exp/garnet:
## cordic_stage
module cordic_stage (clk, reset, X_i, Y_i, Z_i, X_O, Y_O, Z_O);
Size: about 780 flip-flops, roughly 98 I/O pins.
Settings: LEC_CHECK=0, ABC_AREA=1, CAP_MARGIN=5, CELL_PAD_IN_SITES_GLOBAL_PLACEMENT=0, CORE_MARGIN=2, CORE_UTILIZATION=72, CTS_CLUSTER_SIZE=72, GPL_ROUTABILITY_DRIVEN=0, GPL_TIMING_DRIVEN=1, MAX_ROUTING_LAYER=met4, MIN_ROUTING_LAYER=met1, PLACE_DENSITY_LB_ADDON=0.01, SLEW_MARGIN=0; clock period 1.94 ns.
run.sh (not shown) runs the stock make flow with config.mk's settings and CLKGATE_MAP_FILE=.
exp/garnet: DPL-0038 in 4_1_cts -> run aborted
diff inputs: exp/garnet => exp/juniper
Settings: a deleted PLACE_DENSITY_LB_ADDON that had been 0.01; an added SETUP_SLACK_MARGIN of 0.5; an added PLACE_DENSITY of 0.65; a change of CTS_CLUSTER_SIZE from 72 to 25.
Findings:
- exp/juniper: DPL-0033 in 3_5_place_dp -> run aborted
- Comparing exp/garnet against exp/juniper, there is no change at all in synthesized cell count.
- Going from exp/garnet to exp/juniper, total cell area reported by yosys after synthesis shows no meaningful change; adder-cell area share of the yosys netlist shows no meaningful change.
- Compared exp/garnet against exp/juniper; overall die height within noise.
- Post-synth design cell area: exp/garnet vs exp/juniper identical
Relative to exp/juniper, the following input files were edited for exp/ember:
Settings: clearing SETUP_SLACK_MARGIN, which used to be 0.5; clearing MIN_ROUTING_LAYER, which used to be met1; clearing GPL_TIMING_DRIVEN, which used to be 1; swapping 0 for 20 in SLEW_MARGIN; clearing MAX_ROUTING_LAYER, which used to be met4; clearing GPL_ROUTABILITY_DRIVEN, which used to be 0; clearing ABC_AREA, which used to be 1; clearing CELL_PAD_IN_SITES_GLOBAL_PLACEMENT, which used to be 0; clearing PLACE_DENSITY, which used to be 0.65; swapping 72 for 69 in CORE_UTILIZATION; swapping 5 for 20 in CAP_MARGIN; clearing CTS_CLUSTER_SIZE, which used to be 25; swapping 1.94 for 2.09 in the clock period (ns, I/O delays scaled along).
## What came out
Taking exp/juniper as the reference, in exp/ember starting density of the core down 3.5 points; post-synthesis instance area down about 3.7%; vertical die dimension flat; area fraction in mux cells up 2.0 points. When exp/ember is set beside exp/juniper, its register area share after synthesis turns out to be 1.0 points larger. Delta (exp/ember minus exp/juniper): synthesized cell count fell by about 22%, post-synthesis share of cell area spent on and-or and or-and gates -0.47 points, number of placement rows moved up. exp/ember ended up with a lower chip area in the Yosys report than exp/juniper did. The flow ended early for exp/ember: it failed with a tool error in 4_1_cts. The final reports for exp/ember and exp/juniper show number of cell instances after yosys synthesis lower in the former.
diff inputs: exp/ember => exp/indigo
Settings: CORE_UTILIZATION: 69 -> 70; CTS_CLUSTER_SIZE: unset -> 32; the clock period (ns, I/O delays scaled along): 2.09 -> 3.17.
--- outcome ---
From the logs: exp/indigo reached the end of the flow and failed the layout checks with negative setup slack. In exp/indigo, the horizontal die dimension came out 0.71% below the value in exp/ember. [compare] base=exp/ember new=exp/indigo: cell total after placement dropped 1683; placed wire-length estimate after detailed placement dropped 25%; area of the synthesized netlist per yosys stat barely changed.
> inputs changed (exp/indigo -> exp/yarrow)
Settings: swapping 70 for 52 in CORE_UTILIZATION; clearing CTS_CLUSTER_SIZE, which used to be 32; swapping 3.17 for 3.52 in the clock period (ns, I/O delays scaled along).
Notes after the runs:
- The total number of vias reported for exp/yarrow is smaller than that of exp/indigo by 3036.
- Final worst slack for exp/yarrow: 0.14 ns up relative to exp/indigo
- Delay contributed by the slowest stage of the critical path (higher): exp/indigo
- Delta (exp/yarrow minus exp/indigo): number of cells on the worst reg-to-reg path rose by 1; met2 capacity usage during global routing fell by 16 points.
- exp/yarrow: PASS, flow complete, no timing, DRC or antenna violations
## Diff of input files: exp/fjord against exp/yarrow
Settings: changing CORE_UTILIZATION from 52 to 72; setting CTS_CLUSTER_DIAMETER to 139 for the first time; changing the clock period (ns, I/O delays scaled along) from 3.52 to 2.73.
Findings:
- The chip width in exp/fjord is 0.852 times that in exp/yarrow.
- Die area | exp/fjord < exp/yarrow
- Compare exp/yarrow and exp/fjord | weighted congestion at the end of routability-driven global placement lower: exp/yarrow
- exp/fjord vs. exp/yarrow: fraction of the core area occupied by cells at floorplan +21 points, placeable core area -about 28%, setup slack after placement -0.37 ns.
- Detailed placement HPWL was higher in exp/fjord than in exp/yarrow.
- Aoi/oai-family share of the synthesized area: exp/yarrow vs exp/fjord identical
- Run status, exp/fjord: aborted in 4_1_cts, error DPL-0033
- Compared with exp/yarrow, instance area after placement in exp/fjord increased by more than 10%.
- As far as chip area estimate from yosys synthesis goes, exp/fjord and exp/yarrow are indistinguishable; the numbers are identical.
- Number of placement rows (lower): exp/fjord


JK:
Starting RTL as in the previous note.
Settings: LEC_CHECK=0, ABC_AREA=1, CAP_MARGIN=10, CELL_PAD_IN_SITES_GLOBAL_PLACEMENT=1, CORE_ASPECT_RATIO=0.66, CORE_MARGIN=2, CORE_UTILIZATION=66, CTS_CLUSTER_SIZE=45, MIN_ROUTING_LAYER=met2, SLEW_MARGIN=20; clock period 4.68 ns.
No final results exist for JK, since it was stopped by error GPL-0301 during 3_1_place_gp_skip_io.
### JK -> MS
Settings: CORE_UTILIZATION: 66 -> 40; CELL_PAD_IN_SITES_GLOBAL_PLACEMENT: 1 -> unset; CAP_MARGIN: 10 -> 20; ABC_AREA: 1 -> unset; CTS_CLUSTER_SIZE: 45 -> unset; CORE_ASPECT_RATIO: 0.66 -> unset; the clock period (ns, I/O delays scaled along): 4.68 -> 2.39.
--- outcome ---
What the final checks of MS revealed, after a flow that finished every stage, was a layout that fails on negative setup slack.
MS ended with less area fraction in compound gates after synthesis than JK.
From JK to MS the numbers moved as follows: post-synthesis instance total moved down; area after synthesis saw a decrease; starting utilization of the core area moved down.
Count of standard-cell rows came out higher on MS than on JK.
Against JK, synthesis area per yosys in MS fell by a few percent.
Sequential element share of the synthesized area: lower on JK
MS: x dimension of the die 2.4% above JK
The die used by MS is larger than the one used by JK.
The post-synthesis simple-gate area fraction reported for MS is smaller than that of JK by 4.4 points.
When MS is measured against JK, its multiplexer share of the synthesized area turns out 2.0 points higher.
For AL, these inputs were changed with respect to MS:
Settings: MIN_ROUTING_LAYER removed (was met2); the clock period (ns, I/O delays scaled along) changed from 2.39 to 3.52.
Notes after the runs:
- AL has completed all stages; timing, DRC and antenna checks passed.
- Comparing AL and MS, final instance area is lower on AL.
- Post-route clock period utilization ends up higher on MS.
- Summary — initial antenna violation count, AL relative to MS: higher, by 4.
diff inputs: AL => TR
Settings: putting PLACE_DENSITY at 0.91 where nothing was set; putting SETUP_SLACK_MARGIN at 0.92 where nothing was set; swapping 40 for 70 in CORE_UTILIZATION; swapping 3.52 for 3.17 in the clock period (ns, I/O delays scaled along).
Of TR and AL, it is TR that has the lower clock buffer count from CTS. Per the comparison of TR with AL, floorplan core density rose 30 points; post-synthesis share of cell area spent on full adders, half adders and majority gates about even. The log for TR ends in 5_1_grt with error ODB-0269, so the run never completed. Summary — cell resize tally after clock tree synthesis, TR relative to AL: higher, by 548. [diff] post-place setup slack, TR relative to AL: regression. TR -> AL: share of synthesized area spent on multiplexers delta 0, exact match. Total core area | TR below AL. Taking AL as the reference, in TR total placed cells including tap cells fell 785; final weighted congestion in routability-driven placement moved up. Going from AL to TR, area of the die shrinks by 42%.
Relative to TR, the following input files were edited for PW:
Settings: PLACE_DENSITY removed (was 0.91); CTS_CLUSTER_SIZE newly set to 13; SETUP_SLACK_MARGIN removed (was 0.92); CTS_CLUSTER_DIAMETER newly set to 354; the clock period (ns, I/O delays scaled along) changed from 3.17 to 2.87.
Of TR and PW, only TR never reached the final stage.
TR: it failed during 5_1_grt, and the tool reported ODB-0269.
On number of buffers added by the clock tree synthesis step, the higher figure sits with TR, not PW.
Compared with TR, in PW number of nets produced by synthesis about even; fraction of the core area occupied by cells at floorplan has remained practically unchanged.


run A:
Starting RTL as in the previous note.
make LEC_CHECK=0 CAP_MARGIN=20 CORE_MARGIN=2 CORE_UTILIZATION=70 PLACE_DENSITY=0.35 SETUP_SLACK_MARGIN=0.92 SLEW_MARGIN=20 finish   # period 3.17 ns
Completing all stages was not enough for run A: its layout failed the final checks because of negative setup slack.
diff inputs: run A => run B
Settings: PLACE_DENSITY: 0.35 -> unset; CORE_UTILIZATION: 70 -> 68; SETUP_SLACK_MARGIN: 0.92 -> unset; the clock period (ns, I/O delays scaled along): 3.17 -> 2.86.
Results
On die outline height, the higher figure sits with run B, not run A.
Run A → run B: floorplan die area picked up an extra about 3%, placed wire-length estimate now sits higher.
Re adder-cell share of the synthesized area: no difference whatsoever between run A and run B.
Run B and run A: no clean run
The layout from run A, despite a flow that completed every stage, fails the layout checks, with the failing checks listed as negative setup slack.
Placement row count: run B and run A compared, lower one is run A
For the placer's final routability congestion estimate, run B came in 3.7% higher than run A did.
Here is what was changed in the inputs of run C compared with run B.
Settings: a change of CORE_UTILIZATION from 68 to 69; an added CTS_CLUSTER_DIAMETER of 392; an added CTS_CLUSTER_SIZE of 95; a change of the clock period (ns, I/O delays scaled along) from 2.86 to 1.18.
==> results <==
- STATUS worst setup slack after placement: run C loses against run B
- Run C never completed; the flow aborted with a tool error in clock tree synthesis.
- Compared with run B, run C shows a higher starting density of the core.
- Diff run B -> run C: core footprint went down 660 sq um, synthesized cell count now sits at about the same level.
- Diff run C..run B | number of storage elements in the synthesis netlist | unchanged


Setup of oak:
Starting RTL as in the previous note.
==> flow/config.mk <==
export PLATFORM = sky130hd
export DESIGN_NAME = cordic_stage
export DESIGN_NICKNAME = cordic_stage
export VERILOG_FILES = /design/flow/design.v
export SDC_FILE = /design/flow/constraint.sdc
export NUM_CORES = 4
export LEC_CHECK = 0
export CAP_MARGIN = 5
export CELL_PAD_IN_SITES_GLOBAL_PLACEMENT = 0
export CORE_MARGIN = 2
export CORE_UTILIZATION = 56
export CTS_CLUSTER_SIZE = 43
export GPL_ROUTABILITY_DRIVEN = 0
export GPL_TIMING_DRIVEN = 1
export MAX_ROUTING_LAYER = met4
export MIN_ROUTING_LAYER = met1
export PLACE_DENSITY_LB_ADDON = 0.01
export SLEW_MARGIN = 0
==> flow/constraint.sdc <==
create_clock -name core_clock -period 3.36 [get_ports {clk}]
set_input_delay 0.6720 -clock core_clock [delete_from_list [all_inputs] [get_ports {clk}]]
set_output_delay 0.6720 -clock core_clock [all_outputs]
set_load 0.01 [all_outputs]
What pine does differently from oak at the input level:
- a deleted PLACE_DENSITY_LB_ADDON that had been 0.01
- a change of CORE_UTILIZATION from 56 to 61
Results
- Going from oak to pine, number of vias per cell after detailed routing now larger, fmax went up, site row count down about 4.3%, die area -8.1%, via count up 0.71%.
- Re number of well taps: pine and oak aren't equal, and the higher value belongs to oak.
> inputs changed (pine -> birch)
- a change of CORE_UTILIZATION from 61 to 70
- a change of SLEW_MARGIN from 0 to 15
- a change of the clock period (ns, I/O delays scaled along) from 3.36 to 2.9
--- outcome ---
- Going from pine to birch, net count entering floorplan shows no meaningful change, non-clock buffer count +695.
- NOTE post-cts gate resize count pine->birch increased by more than 100%
- birch finished all stages; however, its layout fails the closing checks, the failures being setup timing.
Inputs modified between birch and maple:
- CELL_PAD_IN_SITES_GLOBAL_PLACEMENT no longer set, was 0
- GPL_ROUTABILITY_DRIVEN no longer set, was 0
- MAX_ROUTING_LAYER no longer set, was met4
- MIN_ROUTING_LAYER no longer set, was met1
- CAP_MARGIN now 20, was 5
- SLEW_MARGIN now 20, was 15
- CTS_CLUSTER_SIZE no longer set, was 43
- GPL_TIMING_DRIVEN no longer set, was 1
- the clock period (ns, I/O delays scaled along) now 3.17, was 2.9
==> comparison <==
maple vs birch on post-cts resize count: maple is the lower one. The final standard cell utilization of the core reported for maple is smaller than that of birch by 8.6 points. Compared with birch, maple shows a least setup slack across all paths after layout that is 0.39 ns higher. Area growth from synthesis to layout, maple and birch: larger value in birch. Of the two values seen for class of the most critical setup path, reg -> out was produced by maple and reg -> reg by birch. maple ran in full, but the layout does not pass; the checks complain about setup timing. Number of buffers inserted to repair setup after CTS (maple over birch): decrease, 45.


Starting RTL as in the previous note.
==> flow/config.mk <==
export PLATFORM = sky130hd
export DESIGN_NAME = cordic_stage
export DESIGN_NICKNAME = cordic_stage
export VERILOG_FILES = /design/flow/design.v
export SDC_FILE = /design/flow/constraint.sdc
export NUM_CORES = 4
export LEC_CHECK = 0
export CAP_MARGIN = 10
export CELL_PAD_IN_SITES_DETAIL_PLACEMENT = 2
export CELL_PAD_IN_SITES_GLOBAL_PLACEMENT = 0
export CORE_MARGIN = 7
export CORE_UTILIZATION = 15
export CTS_CLUSTER_DIAMETER = 68
export CTS_CLUSTER_SIZE = 15
export GPL_ROUTABILITY_DRIVEN = 1
export GPL_TIMING_DRIVEN = 0
export HOLD_SLACK_MARGIN = 0.24
export MAX_ROUTING_LAYER = met4
export MIN_ROUTING_LAYER = met1
export PLACE_DENSITY_LB_ADDON = 0.28
export SLEW_MARGIN = 0
export TNS_END_PERCENT = 15
==> flow/constraint.sdc <==
create_clock -name core_clock -period 4.98 [get_ports {clk}]
set_input_delay 0.9960 -clock core_clock [delete_from_list [all_inputs] [get_ports {clk}]]
set_output_delay 0.9960 -clock core_clock [all_outputs]
set_load 0.01 [all_outputs]
Next try:
==> flow/config.mk (replaced) <==
export PLATFORM = sky130hd
export DESIGN_NAME = cordic_stage
export DESIGN_NICKNAME = cordic_stage
export VERILOG_FILES = /design/flow/design.v
export SDC_FILE = /design/flow/constraint.sdc
export NUM_CORES = 4
export LEC_CHECK = 0
export ABC_AREA = 1
export CAP_MARGIN = 5
export CELL_PAD_IN_SITES_GLOBAL_PLACEMENT = 0
export CORE_MARGIN = 2
export CORE_UTILIZATION = 72
export CTS_CLUSTER_SIZE = 72
export GPL_ROUTABILITY_DRIVEN = 0
export GPL_TIMING_DRIVEN = 1
export MAX_ROUTING_LAYER = met4
export MIN_ROUTING_LAYER = met1
export PLACE_DENSITY = 0.65
export SLEW_MARGIN = 0
export TNS_END_PERCENT = 90
==> flow/constraint.sdc (replaced) <==
create_clock -name core_clock -period 1.57 [get_ports {clk}]
set_input_delay 0.3140 -clock core_clock [delete_from_list [all_inputs] [get_ports {clk}]]
set_output_delay 0.3140 -clock core_clock [all_outputs]
set_load 0.01 [all_outputs]
This time the run ended with an error in detailed placement with DPL-0038; die size drops by 79%; synthesized cell count climbs by 28%; area after synthesis climbs by 3.8%.
Next try:
--- a/flow/config.mk
+++ b/flow/config.mk
@@ -9 +9 @@
-export CAP_MARGIN = 5
+export CAP_MARGIN = 25
@@ -10,0 +11 @@
+export CORE_ASPECT_RATIO = 1.18
@@ -13 +14 @@
-export CTS_CLUSTER_SIZE = 72
+export CTS_CLUSTER_SIZE = 79
@@ -18,3 +19,2 @@
-export PLACE_DENSITY = 0.65
-export SLEW_MARGIN = 0
-export TNS_END_PERCENT = 90
+export PLACE_DENSITY_LB_ADDON = 0.01
+export SLEW_MARGIN = 20
==> flow/constraint.sdc (replaced) <==
create_clock -name core_clock -period 2.66 [get_ports {clk}]
set_input_delay 0.5320 -clock core_clock [delete_from_list [all_inputs] [get_ports {clk}]]
set_output_delay 0.5320 -clock core_clock [all_outputs]
set_load 0.01 [all_outputs]
The new run reached the layout checks and failed them: negative setup slack.
Die area is about the same.
Area after synthesis stays the same.
Synthesized cell count is unchanged.
Next try:
--- a/flow/config.mk
+++ b/flow/config.mk
@@ -9,3 +9,2 @@
-export CAP_MARGIN = 25
-export CELL_PAD_IN_SITES_GLOBAL_PLACEMENT = 0
-export CORE_ASPECT_RATIO = 1.18
+export CAP_MARGIN = 20
+export CELL_PAD_IN_SITES_GLOBAL_PLACEMENT = 2
@@ -13,2 +12 @@
-export CORE_UTILIZATION = 72
-export CTS_CLUSTER_SIZE = 79
+export CORE_UTILIZATION = 47
@@ -17 +14,0 @@
-export MAX_ROUTING_LAYER = met4
@@ -19 +16 @@
-export PLACE_DENSITY_LB_ADDON = 0.01
+export SETUP_SLACK_MARGIN = 0.04
==> flow/constraint.sdc (replaced) <==
create_clock -name core_clock -period 4.81 [get_ports {clk}]
set_input_delay 0.9620 -clock core_clock [delete_from_list [all_inputs] [get_ports {clk}]]
set_output_delay 0.9620 -clock core_clock [all_outputs]
set_load 0.01 [all_outputs]
Result: The new run went through all stages and came out clean; via count fell by 11%; design area fell by 5.9%; critical path depth fell by 3; worst hold slack gains 340 ps; worst setup slack gains 620 ps; area after synthesis does not change; sequential cell count is unchanged; die area rose by 52%.
Next try:
--- a/flow/config.mk
+++ b/flow/config.mk
@@ -8 +8 @@
-export ABC_AREA = 1
+export ABC_AREA = 0
@@ -14,0 +15 @@
+export MAX_ROUTING_LAYER = met5
@@ -16 +16,0 @@
-export SETUP_SLACK_MARGIN = 0.04
Result: Routed wire length decreases by 9.0%. Synthesized cell count falls by 22%. Cell count shrinks by 19%. Non-clock buffer count rises by 4. Sequential cell count does not change. Via count falls by 15%.
Next try:
==> flow/config.mk (replaced) <==
export PLATFORM = sky130hd
export DESIGN_NAME = cordic_stage
export DESIGN_NICKNAME = cordic_stage
export VERILOG_FILES = /design/flow/design.v
export SDC_FILE = /design/flow/constraint.sdc
export NUM_CORES = 4
export LEC_CHECK = 0
export CAP_MARGIN = 20
export CORE_MARGIN = 2
export CORE_UTILIZATION = 40
export SETUP_SLACK_MARGIN = 0.2
export SLEW_MARGIN = 20
==> flow/constraint.sdc (replaced) <==
create_clock -name core_clock -period 3.52 [get_ports {clk}]
set_input_delay 0.7040 -clock core_clock [delete_from_list [all_inputs] [get_ports {clk}]]
set_output_delay 0.7040 -clock core_clock [all_outputs]
set_load 0.01 [all_outputs]
Result: The new run went through all stages and came out clean. Area after synthesis is unchanged. Utilization came out lower by 6.4 points. Worst setup slack loses 170 ps.
